Setup of build 95:
## sram_logger
module sram_logger(
    input         CLK_48MHZ,
    input         RESET,           
    input         READ_CMD,
    input  [79:0] GEIG_DATA,
    input  [79:0] MAG_DATA,
    input  [31:0] SRAM_D_IN,
    output [17:0] SRAM_A,
    output [3:0]  SRAM_SRBS,
    output        SRAM_CE,
    output        SRAM_WE,
    output        SRAM_OE,
    output [15:0] SRAM_D_OUT,
    output        SRAM_D_OE,
    output [15:0] DATA_READ,
    output [17:0] W_ADDRESS,
    output        W_CHIP_SELECT,
    output [17:0] R_ADDRESS,
    output        R_CHIP_SELECT
);
make LEC_CHECK=0 CAP_MARGIN=20 CORE_MARGIN=2 CORE_UTILIZATION=10 SLEW_MARGIN=20 finish   # period 12.5 ns
run.sh (not shown) runs the stock make flow with config.mk's settings and CLKGATE_MAP_FILE=.
#### Input delta (build 90 over build 95)
--- a/flow/config.mk
+++ b/flow/config.mk
@@ -8,4 +8,4 @@
 export CAP_MARGIN = 20
 export CORE_MARGIN = 2
-export CORE_UTILIZATION = 10
+export CORE_UTILIZATION = 40
 export SLEW_MARGIN = 20
==> flow/constraint.sdc <==
create_clock -name core_clock -period 8.69 [get_ports {CLK_48MHZ}]
set_input_delay 1.7380 -clock core_clock [delete_from_list [all_inputs] [get_ports {CLK_48MHZ}]]
set_output_delay 1.7380 -clock core_clock [all_outputs]
set_load 0.01 [all_outputs]
- The number of vias per cell in build 90 was higher than what build 95 gave.
- From build 95 to build 90 the numbers moved as follows: relative contribution of combinational cells to total power closely matched the old numbers; met2 global-route usage grew by 27 points; global-route usage up 16 points; count of placed standard cells in the final layout, fillers left out has decreased.
- Build 90 against build 95; TritonCTS buffer count is up by a little under 10%.
- Clock skew: build 90 better than build 95
- On build 90: placeable core region is 75% lower than what build 95 gave.
For build 43, these inputs were changed with respect to build 90:
--- a/flow/config.mk
+++ b/flow/config.mk
@@ -6,6 +6,8 @@
 export NUM_CORES = 4
 export LEC_CHECK = 0
+export ABC_AREA = 1
 export CAP_MARGIN = 20
 export CORE_MARGIN = 2
-export CORE_UTILIZATION = 40
+export CORE_UTILIZATION = 69
+export CTS_CLUSTER_SIZE = 95
 export SLEW_MARGIN = 20
==> flow/constraint.sdc <==
create_clock -name core_clock -period 4.93 [get_ports {CLK_48MHZ}]
set_input_delay 0.9860 -clock core_clock [delete_from_list [all_inputs] [get_ports {CLK_48MHZ}]]
set_output_delay 0.9860 -clock core_clock [all_outputs]
set_load 0.01 [all_outputs]
==> comparison <==
- Slew at the pin closest to its max-slew limit came out lower on build 43 than on build 90.
- Between build 43 and build 90, it is build 43 whose sequential fraction of the synthesis area is lower, by 2.6 points.
- Comparing the two runs side by side, build 43 comes out behind build 90 on tightest hold margin.
- Compared with build 90, build 43 degrades minimum setup slack in the final design.

* * *

Starting RTL as in the previous note.
Settings: LEC_CHECK=0, CAP_MARGIN=40, CORE_MARGIN=2, CORE_UTILIZATION=70, CTS_CLUSTER_DIAMETER=246, CTS_CLUSTER_SIZE=17, HOLD_SLACK_MARGIN=-0.08, PLACE_DENSITY=0.69, SLEW_MARGIN=20; clock period 4.83 ns.
The first run never finished: it broke off in global routing (GRT-0232).
==> next run, changes <==
- CAP_MARGIN: 40 -> 20
- CORE_UTILIZATION: 70 -> 61
- CTS_CLUSTER_DIAMETER: 246 -> not set
- CTS_CLUSTER_SIZE: 17 -> not set
- HOLD_SLACK_MARGIN: -0.08 -> not set
- PLACE_DENSITY: 0.69 -> not set
- SETUP_SLACK_MARGIN: not set -> 1.64
- clock period: 4.83 -> 6.7 ns (I/O delays scaled with it)
The changed run ran to the end with no violations.
Synthesized area is unchanged.
Die size goes up by 14%.
Synthesized cell count stays the same.
==> next run, changes <==
- ABC_AREA: not set -> 0
- CORE_UTILIZATION: 61 -> 57
- MAX_ROUTING_LAYER: not set -> met5
- MIN_ROUTING_LAYER: not set -> met1
- PLACE_DENSITY: not set -> 0.9
- SETUP_SLACK_MARGIN: 1.64 -> not set
- SLEW_MARGIN: 20 -> 35
- TNS_END_PERCENT: not set -> 90
- clock period: 6.7 -> 4.96 ns (I/O delays scaled with it)
With this change the flow produced a layout that fails on negative setup slack. Critical path depth climbs by 17. Wire length climbs by 0.56%. Power climbs by 35%.
==> next run, changes <==
- ABC_AREA: 0 -> not set
- CORE_UTILIZATION: 57 -> 58
- MAX_ROUTING_LAYER: met5 -> not set
- MIN_ROUTING_LAYER: met1 -> not set
- PLACE_DENSITY: 0.9 -> not set
- SETUP_SLACK_MARGIN: not set -> 0.49
- SLEW_MARGIN: 35 -> 20
- TNS_END_PERCENT: 90 -> not set
- clock period: 4.96 -> 5.68 ns (I/O delays scaled with it)
Now the flow completed without violations; worst hold slack is worse by 15 ps; power came out lower by 14%; global-route usage came out lower by 1.8 points; design area came out lower by 2.5%; via count came out lower by 10%; synthesized cell count is unchanged; core utilization came out lower by 0.29 points; die area came out lower by 1.7%; combinational power came out lower by 22%; routed wire length came out lower by 12%; clock-buffer cell count came out lower by 2.
==> next run, changes <==
- CAP_MARGIN: 20 -> 0
- CORE_UTILIZATION: 58 -> 68
- CTS_CLUSTER_SIZE: not set -> 36
- SETUP_SLACK_MARGIN: 0.49 -> not set
- clock period: 5.68 -> 4.83 ns (I/O delays scaled with it)
What happened: Now the flow produced a layout that fails on negative setup slack. Power increases by 22%. Synthesized cell count is unchanged. Routed wire length climbs by 53%. Clock power rises by 21%.
Power figures rest on the tool's default switching activity, not on a simulated workload.
